== orange ==
## arc4
module arc4(input logic clk, input logic rst_n,
            input logic en, output logic rdy,
            input logic [23:0] key,
            output logic [7:0] ct_addr, input logic [7:0] ct_rddata,
            output logic [7:0] pt_addr, input logic [7:0] pt_rddata, output logic [7:0] pt_wrdata, output logic pt_wren);
make LEC_CHECK=0 CAP_MARGIN=20 CORE_MARGIN=2 CORE_UTILIZATION=72 CTS_CLUSTER_DIAMETER=369 CTS_CLUSTER_SIZE=22 PLACE_DENSITY_LB_ADDON=0.0 SETUP_SLACK_MARGIN=1.72 SLEW_MARGIN=20 TNS_END_PERCENT=30 finish   # period 6.06 ns
run.sh (not shown) runs the stock make flow with config.mk's settings and CLKGATE_MAP_FILE=.
Finished, but not clean: orange, with setup timing.
Input changes introduced in red (baseline for comparison: orange):
Settings: putting CELL_PAD_IN_SITES_DETAIL_PLACEMENT at 0 where nothing was set; putting MIN_ROUTING_LAYER at met2 where nothing was set; swapping 72 for 41 in CORE_UTILIZATION; swapping 0.0 for 0.26 in PLACE_DENSITY_LB_ADDON; clearing CTS_CLUSTER_SIZE, which used to be 22; swapping 369 for 393 in CTS_CLUSTER_DIAMETER; clearing TNS_END_PERCENT, which used to be 30; clearing SETUP_SLACK_MARGIN, which used to be 1.72; putting MAX_ROUTING_LAYER at met4 where nothing was set; putting GPL_TIMING_DRIVEN at 1 where nothing was set; swapping 6.06 for 14.9 in the clock period (ns, I/O delays scaled along).
## What came out
- In summary, red completed successfully, with a layout that passed the timing, DRC and antenna checks.
- NOTE cell total after placement orange->red increased by more than 10%
- Total cell area at the placement stage in red is 7100 µm² below orange.
- Compared to orange, red leaves more free space in the core.
- The run showing the greater post-layout period usage of the worst path is orange.
- From orange to red the numbers moved as follows: total routing resource utilization after global routing went down; static power due to leakage down 7.5%; worst setup slack after layout went up by 4750 ps; final weighted congestion in routability-driven placement shows no meaningful change; design area -3800 µm².
- Global routing met2 resource utilization for red: 30 points down relative to orange

---

Starting RTL as in the previous note.
// arc4
module arc4(input logic clk, input logic rst_n,
            input logic en, output logic rdy,
            input logic [23:0] key,
            output logic [7:0] ct_addr, input logic [7:0] ct_rddata,
            output logic [7:0] pt_addr, input logic [7:0] pt_rddata, output logic [7:0] pt_wrdata, output logic pt_wren);
clock: 9.48 ns
lec_check: 0
cap_margin: 35
cell_pad_in_sites_detail_placement: 0
cell_pad_in_sites_global_placement: 0
core_aspect_ratio: 0.67
core_margin: 5
core_utilization: 15
cts_cluster_diameter: 370
gpl_routability_driven: 1
max_routing_layer: met4
min_routing_layer: met1
place_density_lb_addon: 0.25
slew_margin: 20
tns_end_percent: 40
The starting point completed with no timing, DRC or antenna violations.
Rerun with:
Settings changed: ABC_AREA from default to 1, CELL_PAD_IN_SITES_GLOBAL_PLACEMENT 0 to 3, HOLD_SLACK_MARGIN from default to 0.08.
Area after synthesis came out higher by 2.0%.
Count of clock-buffer cells in the layout rises by 72.
Combinational power went up to 3.8 times its value.
Die area increases by 2.0%.
Non-clock buffer count went up by 140.
Hold slack is better by 0.0088 ns.
Clock skew went down by 0.058 ns.
Rerun with:
Settings changed: ABC_AREA 1 to default, CAP_MARGIN 35 to 20, CELL_PAD_IN_SITES_DETAIL_PLACEMENT 0 to default, CELL_PAD_IN_SITES_GLOBAL_PLACEMENT 3 to 0, CORE_ASPECT_RATIO 0.67 to default, CORE_MARGIN 5 to 8, CORE_UTILIZATION 15 to 25, CTS_CLUSTER_DIAMETER 370 to default, HOLD_SLACK_MARGIN 0.08 to -0.08, MAX_ROUTING_LAYER met4 to default, MIN_ROUTING_LAYER met1 to default, PLACE_DENSITY_LB_ADDON 0.25 to 0.26, SETUP_SLACK_MARGIN from default to -0.21, SLEW_MARGIN 20 to 5, TNS_END_PERCENT 40 to default.
Clock period 9.48 ns to 12.7 ns, I/O delays scaled along.
=> The new run completed without violations; setup slack gains 0.50 ns; design area decreases by 7.9%; via count decreases by 30%; wire length decreases by 36%; clock-buffer cell count decreases by 79.
Rerun with:
Settings changed: CELL_PAD_IN_SITES_GLOBAL_PLACEMENT 0 to default, CORE_MARGIN 8 to 2, CORE_UTILIZATION 25 to 71, GPL_ROUTABILITY_DRIVEN 1 to default, HOLD_SLACK_MARGIN -0.08 to default, PLACE_DENSITY_LB_ADDON 0.26 to default, SETUP_SLACK_MARGIN -0.21 to default, SLEW_MARGIN 5 to 20.
Clock period 12.7 ns to 6.01 ns, I/O delays scaled along.
Effect: The new run finished with negative setup slack left. Sequential power came out higher by well over a third. Flip-flop count stays the same. Global-route usage came out higher by 34 points. Non-clock buffer count came out higher by 541. Routed wire length came out higher by a quarter to a third. Clock-buffer cell count came out lower by 40. Critical path depth came out higher by 5. Register-to-register slack gets worse by 3.6 ns. Via count came out higher by about a fifth. Setup slack gets worse by 3.6 ns.

---

arc4 again, from the RTL that the note above started with.
export LEC_CHECK = 0
export CAP_MARGIN = 20
export CORE_ASPECT_RATIO = 0.84
export CORE_MARGIN = 2
export CORE_UTILIZATION = 72
export CTS_CLUSTER_DIAMETER = 372
export CTS_CLUSTER_SIZE = 15
export PLACE_DENSITY = 0.35
export SETUP_SLACK_MARGIN = 1.73
export SLEW_MARGIN = 5
export TNS_END_PERCENT = 80
create_clock -name core_clock -period 6.01 [get_ports {clk}]
The baseline completed, yet does not pass: setup timing.
Edit:
Settings changed: ABC_AREA set to 1, CAP_MARGIN 20 to 30, CORE_ASPECT_RATIO 0.84 to 0.55, CORE_MARGIN 2 to 4, CORE_UTILIZATION 72 to 51, CTS_CLUSTER_DIAMETER 372 to 139, CTS_CLUSTER_SIZE 15 to unset, GPL_ROUTABILITY_DRIVEN set to 0, GPL_TIMING_DRIVEN set to 1, MAX_ROUTING_LAYER set to met4, MIN_ROUTING_LAYER set to met1, PLACE_DENSITY 0.35 to 0.5, SETUP_SLACK_MARGIN 1.73 to unset, SLEW_MARGIN 5 to 35, TNS_END_PERCENT 80 to unset.
Clock period 6.01 ns to 6.84 ns, I/O delays scaled along.
After rerunning:
- The changed run ran to the end with violations: setup timing
- area after synthesis is higher by 2.0%
- hold slack gets worse by 0.037 ns
- setup slack improves by 1.7 ns
- register-to-register slack improves by 1.7 ns
Edit:
Settings changed: ABC_AREA 1 to unset, CAP_MARGIN 30 to 20, CORE_ASPECT_RATIO 0.55 to unset, CORE_MARGIN 4 to 2, CORE_UTILIZATION 51 to 72, CTS_CLUSTER_DIAMETER 139 to unset, CTS_CLUSTER_SIZE set to 72, GPL_ROUTABILITY_DRIVEN 0 to unset, GPL_TIMING_DRIVEN 1 to unset, MAX_ROUTING_LAYER met4 to unset, MIN_ROUTING_LAYER met1 to unset, PLACE_DENSITY 0.5 to unset, PLACE_DENSITY_LB_ADDON set to 0.0, SLEW_MARGIN 35 to 20.
Clock period 6.84 ns to 8.71 ns, I/O delays scaled along.
This time the run ran to the end with no violations.
Flip-flop count does not change.
Synthesized area goes down by 2.0%.
Cell count goes down by 40%.
Worst setup slack gets better by 0.71 ns.
Edit:
Settings changed: ABC_AREA set to 1, CELL_PAD_IN_SITES_DETAIL_PLACEMENT set to 1, CELL_PAD_IN_SITES_GLOBAL_PLACEMENT set to 3, CORE_ASPECT_RATIO set to 0.67, CORE_MARGIN 2 to 4, CORE_UTILIZATION 72 to 15, CTS_CLUSTER_DIAMETER set to 370, CTS_CLUSTER_SIZE 72 to unset, GPL_ROUTABILITY_DRIVEN set to 1, GPL_TIMING_DRIVEN set to 0, HOLD_SLACK_MARGIN set to 0.08, MAX_ROUTING_LAYER set to met5, MIN_ROUTING_LAYER set to met1, PLACE_DENSITY_LB_ADDON 0.0 to 0.25, TNS_END_PERCENT set to 40.
Clock period 8.71 ns to 7.63 ns, I/O delays scaled along.
What happened:
- This time the run finished but fails on setup timing
- global-route usage drops by 17 points
- clock skew climbs by 0.097 ns
- design area climbs by 27%
- total power climbs by 39%
- setup slack degrades by 1.1 ns
Edit:
Settings changed: ABC_AREA 1 to unset, CELL_PAD_IN_SITES_DETAIL_PLACEMENT 1 to unset, CELL_PAD_IN_SITES_GLOBAL_PLACEMENT 3 to unset, CORE_ASPECT_RATIO 0.67 to unset, CORE_MARGIN 4 to 2, CORE_UTILIZATION 15 to 30, CTS_CLUSTER_DIAMETER 370 to unset, GPL_ROUTABILITY_DRIVEN 1 to unset, GPL_TIMING_DRIVEN 0 to unset, HOLD_SLACK_MARGIN 0.08 to unset, MAX_ROUTING_LAYER met5 to unset, MIN_ROUTING_LAYER met1 to unset, PLACE_DENSITY set to 0.5, PLACE_DENSITY_LB_ADDON 0.25 to unset, SETUP_SLACK_MARGIN set to 1.62, TNS_END_PERCENT 40 to unset.
Clock period 7.63 ns to 10.8 ns, I/O delays scaled along.
The new run produced a clean layout.
First-iteration DRC count falls by 71%.
Die size fell by 51%.
Core utilization is higher by 14 points.
Total power is lower by 40%.
Routed wire length goes down by 67%.
Sequential power goes down by 31%.
Global-route usage shrinks by 6.6 points.
Edit:
Settings changed: CAP_MARGIN 20 to 0, CELL_PAD_IN_SITES_DETAIL_PLACEMENT set to 0, CELL_PAD_IN_SITES_GLOBAL_PLACEMENT set to 1, CORE_ASPECT_RATIO set to 1.15, CORE_UTILIZATION 30 to 72, CTS_CLUSTER_DIAMETER set to 370, CTS_CLUSTER_SIZE set to 14, GPL_ROUTABILITY_DRIVEN set to 1, MAX_ROUTING_LAYER set to met5, MIN_ROUTING_LAYER set to met1, PLACE_DENSITY 0.5 to unset, PLACE_DENSITY_LB_ADDON set to 0.0, SETUP_SLACK_MARGIN 1.62 to 1.89.
Clock period 10.8 ns to 6.49 ns, I/O delays scaled along.
Result: This time the run produced a layout that fails on setup timing; sequential share of layout area climbs by 0.19 points; routed wire length climbs by 15%; global-route usage climbs by 26 points; via count climbs by 15%; sequential power climbs by 66%; cell area barely changes; hold slack barely changes; core utilization climbs by 49 points; register-to-register slack got worse by 3.4 ns; clock skew drops by 0.077 ns; first-iteration DRC count climbs by 86%.

---

== north ==
arc4 again, from the RTL that the note above started with.
make LEC_CHECK=0 CAP_MARGIN=35 CELL_PAD_IN_SITES_DETAIL_PLACEMENT=0 CELL_PAD_IN_SITES_GLOBAL_PLACEMENT=0 CORE_ASPECT_RATIO=0.83 CORE_MARGIN=2 CORE_UTILIZATION=72 CTS_CLUSTER_DIAMETER=89 CTS_CLUSTER_SIZE=15 GPL_ROUTABILITY_DRIVEN=1 MAX_ROUTING_LAYER=met5 MIN_ROUTING_LAYER=met1 PLACE_DENSITY=0.35 SETUP_SLACK_MARGIN=1.55 SLEW_MARGIN=5 finish   # period 6.01 ns
Completing all stages was not enough for north: its layout failed the final checks because of setup timing.
Here is what was changed in the inputs of south compared with north.
- SLEW_MARGIN now 20, was 5
- SETUP_SLACK_MARGIN no longer set, was 1.55
- CORE_ASPECT_RATIO now 0.67, was 0.83
- CORE_UTILIZATION now 63, was 72
- CELL_PAD_IN_SITES_GLOBAL_PLACEMENT now 1, was 0
- CTS_CLUSTER_DIAMETER now 370, was 89
- CTS_CLUSTER_SIZE no longer set, was 15
- PLACE_DENSITY no longer set, was 0.35
- the clock period (ns, I/O delays scaled along) now 4.78, was 6.01
==> results <==
From the logs: south reached the end of the flow and failed the layout checks with setup timing. In south, the final period demand of the worst path came out 0.24 ns below the value in north. Relative to north, the area of all placed cells without fillers of south is higher by about 1.7%. Compared south vs north, and post-layout period usage of the worst path is up in south. Going from north to south, average wire per cell in the routed design shrank by more than 10%. Across both runs, non-filler instance count after layout was higher for south than for north. When south is set beside north, its non-clock buffer count turns out to be 27% larger. south vs north: clock power up. south: post-CTS setup buffer count lower than north. In south, maximum frequency is higher than in north. Summary: with north as the reference, wire length on met1 in south moved up by more than 10%.
## Diff of input files: east against south
- CAP_MARGIN: 35 -> 20
- GPL_ROUTABILITY_DRIVEN: 1 -> unset
- CORE_UTILIZATION: 63 -> 30
- MIN_ROUTING_LAYER: met1 -> unset
- CTS_CLUSTER_DIAMETER: 370 -> unset
- CELL_PAD_IN_SITES_DETAIL_PLACEMENT: 0 -> unset
- PLACE_DENSITY: unset -> 0.5
- MAX_ROUTING_LAYER: met5 -> unset
- CORE_ASPECT_RATIO: 0.67 -> unset
- CELL_PAD_IN_SITES_GLOBAL_PLACEMENT: 1 -> unset
- the clock period (ns, I/O delays scaled along): 4.78 -> 10.8
- Re layout overhead on the synthesized area: east is 1.6 points down on south.
- east vs south, last element of the critical path: s.mem[233][1] vs s.mem[237][0]
- [compare] base=south new=east: well-tap cell count went up 110%, cell count rose by 26%.
- east finished every stage and its layout cleared the timing, DRC and antenna checks.
Power and IR drop assume default switching activity.
